// muldiv
module muldiv#(parameter XLEN = 32)
(
    input                   clk_i,
    input                   rst_i,
    input  [XLEN-1 : 0]     a_i,
    input  [XLEN-1 : 0]     b_i,
    input                   req_i,
    input  [ 2 : 0]         operation_sel_i,
    output reg [XLEN-1 : 0] muldiv_result_o,
    output reg              ready_o
);
function [XLEN-1 : 0] abs;
    input [XLEN-1 : 0] num;
    abs = num[XLEN-1] ? -num : num;
endfunction
wire operation_mul, operation_mulh, operation_mulhsu, operation_mulhu,
     operation_div, operation_divu, operation_rem, operation_remu;
assign operation_mul = (operation_sel_i == 3'b000);
assign operation_mulh = (operation_sel_i == 3'b001);
assign operation_mulhsu = (operation_sel_i == 3'b010);
assign operation_mulhu = (operation_sel_i == 3'b011);
assign operation_div = (operation_sel_i == 3'b100);
assign operation_divu = (operation_sel_i == 3'b101);
assign operation_rem = (operation_sel_i == 3'b110);
assign operation_remu = (operation_sel_i == 3'b111);
  ...
Size in the first run: roughly 6,000 cells after synthesis, ~100 I/O pins, ~56,000 sq um of cells after synthesis.
==> flow/config.mk <==
export PLATFORM = sky130hd
export DESIGN_NAME = muldiv
export DESIGN_NICKNAME = muldiv
export VERILOG_FILES = /design/flow/design.v
export SDC_FILE = /design/flow/constraint.sdc
export NUM_CORES = 4
export LEC_CHECK = 0
export CAP_MARGIN = 20
export CELL_PAD_IN_SITES_DETAIL_PLACEMENT = 2
export CELL_PAD_IN_SITES_GLOBAL_PLACEMENT = 2
export CORE_ASPECT_RATIO = 1.04
export CORE_MARGIN = 9
export CORE_UTILIZATION = 58
export CTS_CLUSTER_DIAMETER = 359
export CTS_CLUSTER_SIZE = 68
export GPL_ROUTABILITY_DRIVEN = 0
export GPL_TIMING_DRIVEN = 0
export HOLD_SLACK_MARGIN = 0.29
export MAX_ROUTING_LAYER = met5
export PLACE_DENSITY = 0.6
export SETUP_SLACK_MARGIN = 1.2
export SLEW_MARGIN = 15
export TNS_END_PERCENT = 85
==> flow/constraint.sdc <==
create_clock -name core_clock -period 8.5 [get_ports {clk_i}]
set_input_delay 1.7000 -clock core_clock [delete_from_list [all_inputs] [get_ports {clk_i}]]
set_output_delay 1.7000 -clock core_clock [all_outputs]
set_load 0.01 [all_outputs]
run.sh (not shown) runs the stock make flow with config.mk's settings and CLKGATE_MAP_FILE=.
The first run aborted during detailed placement (DPL-0033).
Edit:
Settings changed: CELL_PAD_IN_SITES_DETAIL_PLACEMENT 2 to default, CELL_PAD_IN_SITES_GLOBAL_PLACEMENT 2 to default, CORE_ASPECT_RATIO 1.04 to default, CORE_MARGIN 9 to 2, CORE_UTILIZATION 58 to 40, CTS_CLUSTER_DIAMETER 359 to default, CTS_CLUSTER_SIZE 68 to default, GPL_ROUTABILITY_DRIVEN 0 to default, GPL_TIMING_DRIVEN 0 to default, HOLD_SLACK_MARGIN 0.29 to default, MAX_ROUTING_LAYER met5 to default, SETUP_SLACK_MARGIN 1.2 to default, SLEW_MARGIN 15 to 20, TNS_END_PERCENT 85 to default.
Clock period 8.5 ns to 4.97 ns, I/O delays scaled along.
Result: Now the flow ran to the end with violations: setup timing; area after synthesis stays the same; die area increases by a quarter to a third; synthesized cell count does not change.
Edit:
Clock period 4.97 ns to 8.5 ns, I/O delays scaled along.
After rerunning: The changed run finished clean; wire length fell by a few percent; final area shrinks by roughly a tenth; sequential share of layout area rose by 1.9 points; synthesized cell count does not change; final cell count drops by a few percent.
Edit:
Settings changed: CORE_UTILIZATION 40 to 65, CTS_CLUSTER_DIAMETER from default to 289, MAX_ROUTING_LAYER from default to met4.
Clock period 8.5 ns to 7.06 ns, I/O delays scaled along.
Result:
- Now the flow completed, yet does not pass: setup timing
- synthesized area stays the same
- die area came out lower by about 40%
- count of clock-buffer cells in the layout came out lower by 10
- non-clock buffer count came out higher by 345
- routed wire length came out higher by 2.2%


Starting RTL as in the previous note.
Design muldiv, start of the top module:
module muldiv#(parameter XLEN = 32)
(
    input                   clk_i,
    input                   rst_i,
    input  [XLEN-1 : 0]     a_i,
    input  [XLEN-1 : 0]     b_i,
    input                   req_i,
    input  [ 2 : 0]         operation_sel_i,
    output reg [XLEN-1 : 0] muldiv_result_o,
    output reg              ready_o
);
export LEC_CHECK = 0
export ABC_AREA = 1
export CAP_MARGIN = 10
export CELL_PAD_IN_SITES_DETAIL_PLACEMENT = 0
export CELL_PAD_IN_SITES_GLOBAL_PLACEMENT = 0
export CORE_ASPECT_RATIO = 0.65
export CORE_MARGIN = 9
export CORE_UTILIZATION = 23
export CTS_CLUSTER_SIZE = 93
export GPL_ROUTABILITY_DRIVEN = 0
export GPL_TIMING_DRIVEN = 0
export HOLD_SLACK_MARGIN = 0.03
export MIN_ROUTING_LAYER = met2
export PLACE_DENSITY = 0.78
export SETUP_SLACK_MARGIN = 1.08
export SLEW_MARGIN = 20
export TNS_END_PERCENT = 80
create_clock -name core_clock -period 5.83 [get_ports {clk_i}]
The first run ended with an error in global routing (5_1_grt) (GRT-0116).
==> next run, changes <==
- CORE_UTILIZATION: 23 -> 42
- GPL_TIMING_DRIVEN: 0 -> not set
- HOLD_SLACK_MARGIN: 0.03 -> -0.04
- SETUP_SLACK_MARGIN: 1.08 -> -0.15
- TNS_END_PERCENT: 80 -> 30
=>
- The new run did not get past global routing (5_1_grt) with GRT-0116
- synthesized area is unchanged
- die area is lower by well over a third
- synthesized cell count stays the same
